==> inputs of job 7725 <==
// conv_top
module conv_top
#(
    parameter DATA_WIDTH  = 8,
    parameter KERNEL_SIZE = 25
)
(
    input  logic                     i_clk,
    input  logic                     i_arstn,
	input  logic                     i_arstn_perf,
	input  logic                     i_enable_count2,
    input  logic                     i_ready,
    input  logic                     i_valid,
    input  logic [KERNEL_SIZE - 1:0] i_bit_X,
    input  logic [KERNEL_SIZE - 1:0] i_bit_K,
    output logic [              1:0] o_conv,
    output logic                     o_ready,
    output logic                     o_valid,
	output logic [             31:0] o_perf_cycle_count,
	output logic [             31:0] o_perf_cycle_count2
);
export LEC_CHECK = 0
export ABC_AREA = 1
export CAP_MARGIN = 10
export CORE_MARGIN = 9
export CORE_UTILIZATION = 40
export CTS_CLUSTER_DIAMETER = 73
export CTS_CLUSTER_SIZE = 26
export GPL_ROUTABILITY_DRIVEN = 0
export GPL_TIMING_DRIVEN = 0
export HOLD_SLACK_MARGIN = 0.24
export MAX_ROUTING_LAYER = met5
export SLEW_MARGIN = 20
create_clock -name core_clock -period 10.3 [get_ports {i_clk}]
run.sh (not shown) runs the stock make flow with config.mk's settings and CLKGATE_MAP_FILE=.
==> job 1719 (differences from job 7725) <==
Settings changed: ABC_AREA 1 to default, CAP_MARGIN 10 to 20, CORE_MARGIN 9 to 2, CTS_CLUSTER_DIAMETER 73 to default, CTS_CLUSTER_SIZE 26 to default, GPL_ROUTABILITY_DRIVEN 0 to default, GPL_TIMING_DRIVEN 0 to default, HOLD_SLACK_MARGIN 0.24 to default, MAX_ROUTING_LAYER met5 to default.
==> flow/constraint.sdc (replaced) <==
create_clock -name core_clock -period 8.74 [get_ports {i_clk}]
set_input_delay 1.7480 -clock core_clock [delete_from_list [all_inputs] [get_ports {i_clk}]]
set_output_delay 1.7480 -clock core_clock [all_outputs]
set_load 0.01 [all_outputs]
==> comparison table <==
item                                                                              job 1719                 job 7725
Switching part of the total                                                          38.6%                    44.8%
Cells in synth_stat.txt                                                               2646                     4157
Sequential cell area share                                                           40.8%                    40.1%
Core region area                                                                 89700 um2                92100 um2
Netlist area before placement                                                    36100 um2                37300 um2
DR vias                                                                              19100                    26300
Minimum setup slack after placement                                               0.877 ns                  2.17 ns
Comb gate area                                                                   18000 um2                17000 um2
#MultiIn Comb                                                                         1656                     2592
Number of antenna violations at the first check in global routing                        2                        7
Synthesized area per cell                                                         13.6 um2                 8.97 um2
Area share of the largest cell type after synthesis                                  46.6%                    45.1%
Clk_buf instances                                                                      127                       47
Run status                                                         complete, no violations  complete, no violations
Area share of fa/ha/maj cells after synthesis                                        21.8%                    21.1%
Crit path buffers/inverters                                                              3                        8
Routed length on met3                                                              2.17 mm                  5.18 mm

* * *

==> inputs of 12-23 <==
conv_top again, from the RTL that the note above started with.
clock: 5.64 ns
lec_check: 0
cap_margin: 20
core_margin: 2
core_utilization: 72
cts_cluster_diameter: 259
gpl_routability_driven: 1
max_routing_layer: met5
min_routing_layer: met1
place_density: 0.39
setup_slack_margin: -0.16
slew_margin: 0
tns_end_percent: 90
==> 12-10: changes against 12-23 <==
--- a/flow/config.mk
+++ b/flow/config.mk
@@ -6,13 +6,16 @@
 export NUM_CORES = 4
 export LEC_CHECK = 0
+export ABC_AREA = 1
 export CAP_MARGIN = 20
+export CORE_ASPECT_RATIO = 0.93
 export CORE_MARGIN = 2
 export CORE_UTILIZATION = 72
-export CTS_CLUSTER_DIAMETER = 259
+export CTS_CLUSTER_DIAMETER = 27
+export CTS_CLUSTER_SIZE = 76
 export GPL_ROUTABILITY_DRIVEN = 1
 export MAX_ROUTING_LAYER = met5
 export MIN_ROUTING_LAYER = met1
 export PLACE_DENSITY = 0.39
-export SETUP_SLACK_MARGIN = -0.16
+export SETUP_SLACK_MARGIN = 1.34
 export SLEW_MARGIN = 0
-export TNS_END_PERCENT = 90
+export TNS_END_PERCENT = 100
==> 01-17: changes against 12-23 <==
--- a/flow/config.mk
+++ b/flow/config.mk
@@ -7,12 +7,13 @@
 export LEC_CHECK = 0
 export CAP_MARGIN = 20
-export CORE_MARGIN = 2
-export CORE_UTILIZATION = 72
+export CORE_MARGIN = 3
+export CORE_UTILIZATION = 44
 export CTS_CLUSTER_DIAMETER = 259
+export CTS_CLUSTER_SIZE = 13
 export GPL_ROUTABILITY_DRIVEN = 1
 export MAX_ROUTING_LAYER = met5
 export MIN_ROUTING_LAYER = met1
-export PLACE_DENSITY = 0.39
+export PLACE_DENSITY = 0.44
 export SETUP_SLACK_MARGIN = -0.16
-export SLEW_MARGIN = 0
+export SLEW_MARGIN = 5
 export TNS_END_PERCENT = 90
==> flow/constraint.sdc (replaced) <==
create_clock -name core_clock -period 7.24 [get_ports {i_clk}]
set_input_delay 1.4480 -clock core_clock [delete_from_list [all_inputs] [get_ports {i_clk}]]
set_output_delay 1.4480 -clock core_clock [all_outputs]
set_load 0.01 [all_outputs]
==> comparison <==
- 12-23 finished but fails on negative setup slack. 12-10 reached the layout checks and failed them: negative setup slack. 01-17 finished but failed the layout checks on negative setup slack.
- Non-clock buffer count: 12-10 > 12-23 > 01-17.
- The highest die area belongs to 01-17, the lowest to 12-23.
- Final cell count: 12-23 < 01-17 < 12-10.
- Sequential share of layout area, highest first: 01-17, 12-23, 12-10.
- The lowest count of clock-buffer cells in the layout belongs to 01-17, the highest to 12-10.
- Combinational power: 12-10 > 12-23 > 01-17.
- Via count: 01-17 < 12-23 < 12-10.
- Against 12-10, the sequential power of 01-17 is lower by about 23%.
- Power, highest first: 12-10, 12-23, 01-17.
- Register-to-register slack, highest first: 01-17, 12-10, 12-23.

* * *

==> v16: inputs <==
Starting RTL as in the previous note.
Settings: LEC_CHECK=0, CAP_MARGIN=20, CORE_MARGIN=3, CORE_UTILIZATION=44, CTS_CLUSTER_DIAMETER=259, GPL_ROUTABILITY_DRIVEN=1, MAX_ROUTING_LAYER=met5, MIN_ROUTING_LAYER=met2, PLACE_DENSITY=0.44, SETUP_SLACK_MARGIN=-0.16, SLEW_MARGIN=0, TNS_END_PERCENT=90; clock period 7.24 ns.
==> v5: changes against v16 <==
--- a/flow/config.mk
+++ b/flow/config.mk
@@ -7,10 +7,10 @@
 export LEC_CHECK = 0
 export CAP_MARGIN = 20
-export CORE_MARGIN = 3
-export CORE_UTILIZATION = 44
+export CORE_MARGIN = 2
+export CORE_UTILIZATION = 68
 export CTS_CLUSTER_DIAMETER = 259
 export GPL_ROUTABILITY_DRIVEN = 1
 export MAX_ROUTING_LAYER = met5
-export MIN_ROUTING_LAYER = met2
+export MIN_ROUTING_LAYER = met1
 export PLACE_DENSITY = 0.44
 export SETUP_SLACK_MARGIN = -0.16
==> flow/constraint.sdc (replaced) <==
create_clock -name core_clock -period 6.28 [get_ports {i_clk}]
set_input_delay 1.2560 -clock core_clock [delete_from_list [all_inputs] [get_ports {i_clk}]]
set_output_delay 1.2560 -clock core_clock [all_outputs]
set_load 0.01 [all_outputs]
==> v11: changes against v16 <==
==> flow/config.mk (replaced) <==
export PLATFORM = sky130hd
export DESIGN_NAME = conv_top
export DESIGN_NICKNAME = conv_top
export VERILOG_FILES = /design/flow/design.v
export SDC_FILE = /design/flow/constraint.sdc
export NUM_CORES = 4
export LEC_CHECK = 0
export CAP_MARGIN = 20
export CORE_MARGIN = 2
export CORE_UTILIZATION = 72
export CTS_CLUSTER_DIAMETER = 371
export CTS_CLUSTER_SIZE = 10
export PLACE_DENSITY_LB_ADDON = 0.19
export SETUP_SLACK_MARGIN = 0.57
export SLEW_MARGIN = 20
==> flow/constraint.sdc (replaced) <==
create_clock -name core_clock -period 5.59 [get_ports {i_clk}]
set_input_delay 1.1180 -clock core_clock [delete_from_list [all_inputs] [get_ports {i_clk}]]
set_output_delay 1.1180 -clock core_clock [all_outputs]
set_load 0.01 [all_outputs]
==> v4: changes against v16 <==
==> flow/config.mk (replaced) <==
export PLATFORM = sky130hd
export DESIGN_NAME = conv_top
export DESIGN_NICKNAME = conv_top
export VERILOG_FILES = /design/flow/design.v
export SDC_FILE = /design/flow/constraint.sdc
export NUM_CORES = 4
export LEC_CHECK = 0
export CAP_MARGIN = 20
export CORE_MARGIN = 2
export CORE_UTILIZATION = 65
export SLEW_MARGIN = 20
==> flow/constraint.sdc (replaced) <==
create_clock -name core_clock -period 8.31 [get_ports {i_clk}]
set_input_delay 1.6620 -clock core_clock [delete_from_list [all_inputs] [get_ports {i_clk}]]
set_output_delay 1.6620 -clock core_clock [all_outputs]
set_load 0.01 [all_outputs]
==> results <==
- Core utilization: v11 > v5 > v4 > v16.
- In v16 the cell area is larger than in v11, by 0.82%.
- Flip-flop count is the same in v4 and v11.
- The lowest total power belongs to v4, the highest to v11.
- v5 finished but failed the layout checks on setup timing. v11 finished with setup timing left. v16 reached the layout checks and failed them: setup timing. v4 completed without violations.
- The lowest sequential share of layout area belongs to v16, the highest to v4.
- The highest worst setup slack belongs to v4, the lowest to v11.
- In critical path depth, v11 and v16 do not differ.
==> figures <==
	v16	v11	v5	v4
Result of the run	finished with violations	finished with violations	finished with violations	timing/DRC/antenna clean
Layout check failures	setup timing	setup timing	setup timing	-
Required time of the critical path	5790 ps	4470 ps	5020 ps	6650 ps
Average wire per cell in the routed design	15.5 um	18.4 um	16.2 um	16.0 um
Combinational cell area excluding buffers and inverters	0.0180 mm^2	0.0181 mm^2	0.0180 mm^2	0.0180 mm^2
Sequential cell fraction of total power	26.4%	26.1%	26.6%	30.9%
Design Area, Final	0.0432 mm^2	0.0428 mm^2	0.0429 mm^2	0.0405 mm^2
Setup slack of the most critical reg-to-reg path	1700 ps	-70 ps	700 ps	2650 ps
Area enclosed by the die boundary	0.0855 mm^2	0.0520 mm^2	0.0550 mm^2	0.0575 mm^2
Global-route wire length before repair	111000 um	121000 um	108000 um	101000 um
M2 GR Usage	28.4%	52.4%	42.5%	36.7%
Count of tool warnings	51	50	47	40
Power drawn by the sequential cells	5.48 mW	7.14 mW	6.29 mW	5.00 mW
Cell area after placement	0.0405 mm^2	0.0406 mm^2	0.0405 mm^2	0.0381 mm^2
Initial drt markers	1549	1064	992	1011
DP Cell Count	4038	3721	3723	3451
Gr busiest metal	met3	met2	met2	met2
No activity file was given, so power comes from the tool's default toggle rates.
